==> inputs of job 6188 <==
==> flow/design.v <==
module InputProcessor (
    input clk,               
    input [2:0] switches,    
    input confirm_key1,       
input confirm_key2,
    input reset_key,       
    output reg [2:0] column, 
    output reg confirm1,       
output reg confirm2,
    output reg reset        
);
    always @(posedge clk) begin
        column <= switches; 
    end
    always @(posedge clk) begin
        confirm1 <= !confirm_key1; 
	confirm2 <= !confirm_key2;
        reset <= !reset_key;      
    end
endmodule
module gameLogic(
    input clk,
    input reset,
    input [2:0] column,
    input player,
    input confirm_move,
    output reg [1:0] win,
    output reg [1:0] winner
);
    reg [83:0] grid;
    reg [83:0] grid_next;
    reg token_placed;
    reg confirm_prev;
    reg [1:0] win_next;
    wire [1:0] token = player ? 2'b01 : 2'b10;
    wire place = confirm_move && !confirm_prev;
    integer i, j;
function automatic [1:0] checkWin(input [83:0] g, input [1:0] playerToken);
    integer col, row, count, i;
begin
    checkWin = 2'b00;
    for (row = 0; row < 6; row = row + 1) begin
        count = 0;
        for (col = 0; col < 7; col = col + 1) begin
            if (g[(col*6+row)*2 +: 2] == playerToken) begin
                count = count + 1;
                if (count == 4) begin
                    checkWin = 2'b01;
                end
            end else count = 0;
        end
    end
    for (col = 0; col < 7; col = col + 1) begin
        count = 0;
        for (row = 0; row < 6; row = row + 1) begin
            if (g[(col*6+row)*2 +: 2] == playerToken) begin
                count = count + 1;
                if (count == 4) begin
                    checkWin = 2'b01;
                end
            end else count = 0;
        end
    end
    for (row = 0; row < 3; row = row + 1) begin
        for (col = 0; col < 4; col = col + 1) begin
            count = 0;
            for (i = 0; i < 4; i = i + 1) begin
                if (g[((col+i)*6+(row+i))*2 +: 2] == playerToken) begin
                    count = count + 1;
                    if (count == 4) begin
                        checkWin = 2'b01;
                    end
                end else count = 0;
            end
        end
    end
    for (row = 3; row < 6; row = row + 1) begin
        for (col = 0; col < 4; col = col + 1) begin
            count = 0;
            for (i = 0; i < 4; i = i + 1) begin
                if (g[((col+i)*6+(row-i))*2 +: 2] == playerToken) begin
                    count = count + 1;
                    if (count == 4) begin
                        checkWin = 2'b01;
                    end
                end else count = 0;
            end
        end
    end
end
endfunction
    always @* begin
        grid_next = grid;
        token_placed = 0;
        for (i = 0; i < 7; i = i + 1) begin
            if (column == i) begin
                for (j = 0; j < 6; j = j + 1) begin
                    if (!token_placed && grid[(i*6+j)*2 +: 2] == 2'b00) begin
                        grid_next[(i*6+j)*2 +: 2] = token;
                        token_placed = 1;
                    end
                end
            end
        end
        win_next = checkWin(grid_next, token);
    end
    always @(posedge clk) begin
        confirm_prev <= confirm_move;
    end
    always @(posedge clk or posedge reset) begin
        if (reset) begin
            grid <= 84'd0;
            win <= 2'b00;
            winner <= 2'b00;
        end else if (place && token_placed) begin
            grid <= grid_next;
            win <= win_next;
            winner <= win_next[0] ? token : 2'b00;
        end
    end
endmodule
module control(
    input clk,                 
    input reset,               
    input [2:0] column_select, 
    input confirm_move1,
    input confirm_move2,       
    output reg [1:0] current_player, 
    output reg game_over,      
	 output [1:0] winner
);
    parameter IDLE_STATE = 3'b000,
              PLAYER1_TURN = 3'b001,
              PLAYER2_TURN = 3'b010,
              CHECK_MOVE = 3'b011,
				  win_state = 3'b100;
    reg [2:0] state; 
wire confirm_move = (current_player==2'b01)?confirm_move1:confirm_move2;
    wire [1:0]win;
    gameLogic game_logic(
        .clk(clk),
        .reset(reset),
        .column(column_select),
        .player(current_player == 2'b01), 
        .confirm_move(confirm_move),
        .win(win),
		  .winner(winner)
    );
    always @(posedge clk or posedge reset) begin
        if (reset) begin
            state <= IDLE_STATE;
            current_player <= 2'b01;  
            game_over <= 0;
        end
        else begin
            case (state)
                IDLE_STATE: begin
                    if (confirm_move) begin
                        state <= CHECK_MOVE;
                    end
                end
                PLAYER1_TURN: begin
                    if (confirm_move) begin
                        state <= CHECK_MOVE;
                    end
                end
                PLAYER2_TURN: begin
                    if (confirm_move) begin
                        state <= CHECK_MOVE;
                    end
                end
                CHECK_MOVE: begin
                    if (win) begin
                        state <= win_state; 
                    end else begin
                        current_player <= (current_player == 2'b01) ? 2'b10 : 2'b01;
                        state <= (current_player == 2'b01) ? PLAYER1_TURN : PLAYER2_TURN;
                    end
                end
					 win_state: begin
					 game_over <= 1; 
					 end
                default: state <= IDLE_STATE;
            endcase
        end
    end
endmodule
module TopLevelModule(
    input clk,                    
    input [2:0] switches,        
    input confirm_key1,   
input confirm_key2,     
    input reset_key,            
    output [1:0] player_led,     
    output [1:0] winner_led           
);
    wire [2:0] column_select;
    wire confirm_move1;
wire confirm_move2;
    wire reset_game;
    wire [1:0] current_player;
    wire game_over;
    InputProcessor input_proc(
        .clk(clk),
        .switches(switches),
        .confirm_key1(confirm_key1),
        .confirm_key2(confirm_key2),
        .reset_key(reset_key),
        .column(column_select),
        .confirm1(confirm_move1),
.confirm2(confirm_move2),
        .reset(reset_game)
    );
    control control_unit(
        .clk(clk),
        .reset(reset_game),
        .column_select(column_select),
        .confirm_move1(confirm_move1),
        .confirm_move2(confirm_move2),
        .current_player(current_player),
        .game_over(game_over), .winner(winner_led)
    );
    assign player_led = current_player;
endmodule
==> flow/run.sh <==
#!/bin/bash
# the make line also repeats each setting of config.mk as NAME=value (left out here)
make -C /OpenROAD-flow-scripts/flow DESIGN_CONFIG=/design/flow/config.mk WORK_HOME=/design/flow/orfs CLKGATE_MAP_FILE= finish
==> flow/config.mk <==
export PLATFORM = sky130hd
export DESIGN_NAME = TopLevelModule
export DESIGN_NICKNAME = TopLevelModule
export VERILOG_FILES = /design/flow/design.v
export SDC_FILE = /design/flow/constraint.sdc
export NUM_CORES = 4
export LEC_CHECK = 0
export ABC_AREA = 1
export CAP_MARGIN = 20
export CELL_PAD_IN_SITES_DETAIL_PLACEMENT = 0
export CORE_ASPECT_RATIO = 0.82
export CORE_MARGIN = 2
export CORE_UTILIZATION = 60
export CTS_CLUSTER_DIAMETER = 375
export CTS_CLUSTER_SIZE = 84
export GPL_ROUTABILITY_DRIVEN = 1
export GPL_TIMING_DRIVEN = 0
export MAX_ROUTING_LAYER = met4
export PLACE_DENSITY_LB_ADDON = 0.26
export SLEW_MARGIN = 30
==> flow/constraint.sdc <==
create_clock -name core_clock -period 5.25 [get_ports {clk}]
set_input_delay 1.0500 -clock core_clock [delete_from_list [all_inputs] [get_ports {clk}]]
set_output_delay 1.0500 -clock core_clock [all_outputs]
set_load 0.01 [all_outputs]
==> job 9765: changes against job 6188 <==
- CELL_PAD_IN_SITES_DETAIL_PLACEMENT: 0 -> unset
- CORE_ASPECT_RATIO: 0.82 -> unset
- CORE_UTILIZATION: 60 -> 70
- CTS_CLUSTER_DIAMETER: 375 -> 319
- CTS_CLUSTER_SIZE: 84 -> 31
- GPL_ROUTABILITY_DRIVEN: 1 -> unset
- GPL_TIMING_DRIVEN: 0 -> unset
- MAX_ROUTING_LAYER: met4 -> unset
- PLACE_DENSITY_LB_ADDON: 0.26 -> unset
- SETUP_SLACK_MARGIN: unset -> -0.32
- SLEW_MARGIN: 30 -> 20
==> flow/constraint.sdc (replaced) <==
create_clock -name core_clock -period 4.09 [get_ports {clk}]
set_input_delay 0.8180 -clock core_clock [delete_from_list [all_inputs] [get_ports {clk}]]
set_output_delay 0.8180 -clock core_clock [all_outputs]
set_load 0.01 [all_outputs]
==> qor.txt <==
Status: timing/DRC/antenna clean
Total met2 wirelength after detailed routing: 8.629 mm
Endpoint arrival time on the critical path: 5.11 ns
Count of non-filler cells in the finished layout: 1322
Final Power: 3.688 mW
Pwr Density: 428.5 mW/mm2
Horizontal die size: 129.6 um
DP Cell Count: 1302
Storage cell area: 0.002472 mm2
HPWL after DPL: 15.65 mm
Final routed wirelength across all metal layers: 20.79 mm
Total area of multi-input combinational cells: 0.004469 mm2
Source of the figures above: job 6188

==> qor.txt <==
DP Cell Count: 1416
Average size of a mapped cell: 6.957 um2
Exit stage: global routing
Horizontal die size: 109.3 um
Cell with the most instances after synthesis: inv_1
Status: aborted with a tool error
First error: [ERROR GRT-0232] Routing congestion too high. Check the congestion heatmap in the GUI.
Total number of H-tree levels: 3
Number of nets in the synthesized netlist: 1163
Port-buffer cells: 10
Global-route usage over all layers: 95.79%
Source of the figures above: job 9765


* * *

==> lagoon <==
RTL: the design.v shown in full above, as it stands there.
clock: 5.25 ns
lec_check: 0
cap_margin: 20
cell_pad_in_sites_detail_placement: 0
core_aspect_ratio: 0.82
core_margin: 2
core_utilization: 31
cts_cluster_diameter: 102
cts_cluster_size: 84
gpl_routability_driven: 1
gpl_timing_driven: 0
max_routing_layer: met4
setup_slack_margin: 0.76
slew_margin: 35
run.sh (not shown) runs the stock make flow with config.mk's settings and CLKGATE_MAP_FILE=.
==> inputs of raven, as changes to lagoon <==
- CELL_PAD_IN_SITES_DETAIL_PLACEMENT: 0 -> default
- CORE_ASPECT_RATIO: 0.82 -> default
- CORE_UTILIZATION: 31 -> 40
- CTS_CLUSTER_DIAMETER: 102 -> 393
- CTS_CLUSTER_SIZE: 84 -> 98
- GPL_ROUTABILITY_DRIVEN: 1 -> default
- GPL_TIMING_DRIVEN: 0 -> default
- MAX_ROUTING_LAYER: met4 -> default
- PLACE_DENSITY: default -> 0.86
- SETUP_SLACK_MARGIN: 0.76 -> default
- SLEW_MARGIN: 35 -> 20
==> flow/constraint.sdc (replaced) <==
create_clock -name core_clock -period 10.0 [get_ports {clk}]
set_input_delay 2.0000 -clock core_clock [delete_from_list [all_inputs] [get_ports {clk}]]
set_output_delay 2.0000 -clock core_clock [all_outputs]
set_load 0.01 [all_outputs]
==> inputs of delta, as changes to lagoon <==
- CELL_PAD_IN_SITES_DETAIL_PLACEMENT: 0 -> 2
- CORE_ASPECT_RATIO: 0.82 -> default
- CORE_UTILIZATION: 31 -> 40
- CTS_CLUSTER_DIAMETER: 102 -> default
- CTS_CLUSTER_SIZE: 84 -> default
- GPL_ROUTABILITY_DRIVEN: 1 -> default
- GPL_TIMING_DRIVEN: 0 -> default
- MAX_ROUTING_LAYER: met4 -> default
- SETUP_SLACK_MARGIN: 0.76 -> default
- SLEW_MARGIN: 35 -> 20
- TNS_END_PERCENT: default -> 80
==> flow/constraint.sdc (replaced) <==
create_clock -name core_clock -period 10.0 [get_ports {clk}]
set_input_delay 2.0000 -clock core_clock [delete_from_list [all_inputs] [get_ports {clk}]]
set_output_delay 2.0000 -clock core_clock [all_outputs]
set_load 0.01 [all_outputs]
==> inputs of zinc, as changes to lagoon <==
- CELL_PAD_IN_SITES_DETAIL_PLACEMENT: 0 -> default
- CORE_ASPECT_RATIO: 0.82 -> default
- CORE_UTILIZATION: 31 -> 70
- CTS_CLUSTER_DIAMETER: 102 -> 133
- CTS_CLUSTER_SIZE: 84 -> default
- GPL_ROUTABILITY_DRIVEN: 1 -> default
- GPL_TIMING_DRIVEN: 0 -> default
- MAX_ROUTING_LAYER: met4 -> default
- SETUP_SLACK_MARGIN: 0.76 -> default
- SLEW_MARGIN: 35 -> 20
==> flow/constraint.sdc (replaced) <==
create_clock -name core_clock -period 6.23 [get_ports {clk}]
set_input_delay 1.2460 -clock core_clock [delete_from_list [all_inputs] [get_ports {clk}]]
set_output_delay 1.2460 -clock core_clock [all_outputs]
set_load 0.01 [all_outputs]
==> notes <==
- Global-route usage: zinc > delta > raven > lagoon.
- Sequential share of layout area, lowest first: lagoon, delta, raven, zinc.
- Of raven and delta, raven has the higher worst setup slack (gap 400 ps).
- Register-to-register slack, highest first: raven, delta, zinc, lagoon.
- The highest wire length belongs to delta, the lowest to raven.
- Critical path depth: delta is higher than lagoon (1).
- Combinational power, highest first: lagoon, zinc, delta, raven.
- Between lagoon and raven, the lower count of clock-buffer cells in the layout is in lagoon (gap 2).
- Final cell count, lowest first: zinc, raven, delta, lagoon.

* * *

==> inputs of exp/fjord <==
// TopLevelModule: RTL as listed in full above, without the edits since
clock: 5.73 ns
lec_check: 0
cap_margin: 20
core_margin: 2
core_utilization: 40
slew_margin: 20
==> exp/nickel: changes against exp/fjord <==
--- a/flow/config.mk
+++ b/flow/config.mk
@@ -7,5 +7,10 @@
 export LEC_CHECK = 0
 export CAP_MARGIN = 20
+export CORE_ASPECT_RATIO = 0.5
 export CORE_MARGIN = 2
-export CORE_UTILIZATION = 40
+export CORE_UTILIZATION = 72
+export CTS_CLUSTER_DIAMETER = 346
+export CTS_CLUSTER_SIZE = 95
+export SETUP_SLACK_MARGIN = 2.2
 export SLEW_MARGIN = 20
+export TNS_END_PERCENT = 5
==> flow/constraint.sdc (replaced) <==
create_clock -name core_clock -period 11.4 [get_ports {clk}]
set_input_delay 2.2800 -clock core_clock [delete_from_list [all_inputs] [get_ports {clk}]]
set_output_delay 2.2800 -clock core_clock [all_outputs]
set_load 0.01 [all_outputs]
==> exp/delta: changes against exp/fjord <==
--- a/flow/config.mk
+++ b/flow/config.mk
@@ -6,6 +6,11 @@
 export NUM_CORES = 4
 export LEC_CHECK = 0
+export ABC_AREA = 1
 export CAP_MARGIN = 20
 export CORE_MARGIN = 2
-export CORE_UTILIZATION = 40
+export CORE_UTILIZATION = 72
+export CTS_CLUSTER_DIAMETER = 46
+export CTS_CLUSTER_SIZE = 73
+export PLACE_DENSITY = 0.66
+export SETUP_SLACK_MARGIN = -0.26
 export SLEW_MARGIN = 20
==> flow/constraint.sdc (replaced) <==
create_clock -name core_clock -period 3.95 [get_ports {clk}]
set_input_delay 0.7900 -clock core_clock [delete_from_list [all_inputs] [get_ports {clk}]]
set_output_delay 0.7900 -clock core_clock [all_outputs]
set_load 0.01 [all_outputs]
==> exp/juniper: changes against exp/fjord <==
--- a/flow/config.mk
+++ b/flow/config.mk
@@ -8,4 +8,8 @@
 export CAP_MARGIN = 20
 export CORE_MARGIN = 2
-export CORE_UTILIZATION = 40
+export CORE_UTILIZATION = 72
+export CTS_CLUSTER_DIAMETER = 400
+export CTS_CLUSTER_SIZE = 13
+export PLACE_DENSITY = 0.35
+export SETUP_SLACK_MARGIN = 1.67
 export SLEW_MARGIN = 20
==> flow/constraint.sdc (replaced) <==
create_clock -name core_clock -period 5.77 [get_ports {clk}]
set_input_delay 1.1540 -clock core_clock [delete_from_list [all_inputs] [get_ports {clk}]]
set_output_delay 1.1540 -clock core_clock [all_outputs]
set_load 0.01 [all_outputs]
==> flow report <==
======================================================================
Cell Count Post-Placement                                         1002
Count of distinct cell types in the synthesized netlist             90
Tool error message                                        [ERROR GRT-0232] Routing congestion too high. Check the congestion heatmap in the GUI.
Global routing met1 resource utilization                         75.1%
DIE AREA                                                   0.0115 mm^2
Area share of the largest cell type after synthesis              29.5%
M2 GR Usage                                                      89.5%
Overall global routing resource usage                            72.1%
Stopped at                                                global routing (5_1_grt)
Net count of the mapped netlist                                    928
Result of the run                                         stopped before the end
Syn_area_per_cell                                            8.75 um^2
Final HPWL from detailed placement                            18600 um
# hold bufs at CTS                                                   0
======================================================================
-- figures above: exp/juniper

==> flow report <==
======================================================================
Result of the run                                         stopped before the end
Stopped at                                                clock tree synthesis (4_1_cts)
Tool error message                                        [ERROR DPL-0033] detailed placement checks failed during check placement.
Boundary Pins                                                       11
Area fraction in mux cells                                      0.516%
Cell Count Post-Placement                                         1436
Net count of the mapped netlist                                   1163
Post-synthesis cell type with the largest combined area   sky130_fd_sc_hd__dfrtp_1
DIE AREA                                                   0.0116 mm^2
Post-detailed-placement cell area                         0.00945 mm^2
Syn_area_per_cell                                            6.96 um^2
Final HPWL from detailed placement                            19500 um
Top cells by area                                         sky130_fd_sc_hd__dfrtp_1 29%, sky130_fd_sc_hd__inv_1 9.9%, sky130_fd_sc_hd__nand2_1 9.1%
Area share of the largest cell type after synthesis              29.3%
Count of distinct cell types in the synthesized netlist             57
======================================================================
-- figures above: exp/delta

==> flow report <==
======================================================================
Signal inverters                                                    56
Crit path DRT                                                  5.96 ns
M2 GR Usage                                                      39.7%
Global routing met1 resource utilization                         35.1%
DIE AREA                                                   0.0204 mm^2
Net count of the mapped netlist                                    928
Critical path depth in cells                                        17
Overall global routing resource usage                            25.5%
Count of distinct cell types in the synthesized netlist             90
Width of the chip                                               143 um
Cell Rows                                                           50
Cell Count Post-Placement                                         1146
Result of the run                             timing/DRC/antenna clean
Area share of the largest cell type after synthesis              29.5%
======================================================================
-- figures above: exp/fjord

==> flow report <==
============================================================================
Result of the run                                   timing/DRC/antenna clean
DIE AREA                                                         0.0116 mm^2
Reg power frac                                                         24.6%
Syn_area_per_cell                                                  8.75 um^2
# hold bufs at CTS                                                         0
Die Span Y                                                           77.2 um
Count of distinct cell types in the synthesized netlist                   90
Overall global routing resource usage                                  44.3%
Area share of the largest cell type after synthesis                    29.5%
Antenna violations before repair                                           1
Compound-Gate Fraction of Synth Area                                   29.7%
DRC violations left                                                        0
Final HPWL from detailed placement                                  18500 um
Net count of the mapped netlist                                          928
Cell class contributing the biggest share of worst-path delay   simple AND/OR/NAND/NOR gates
M2 GR Usage                                                            65.7%
============================================================================
-- figures above: exp/nickel

Power and IR drop assume default switching activity.
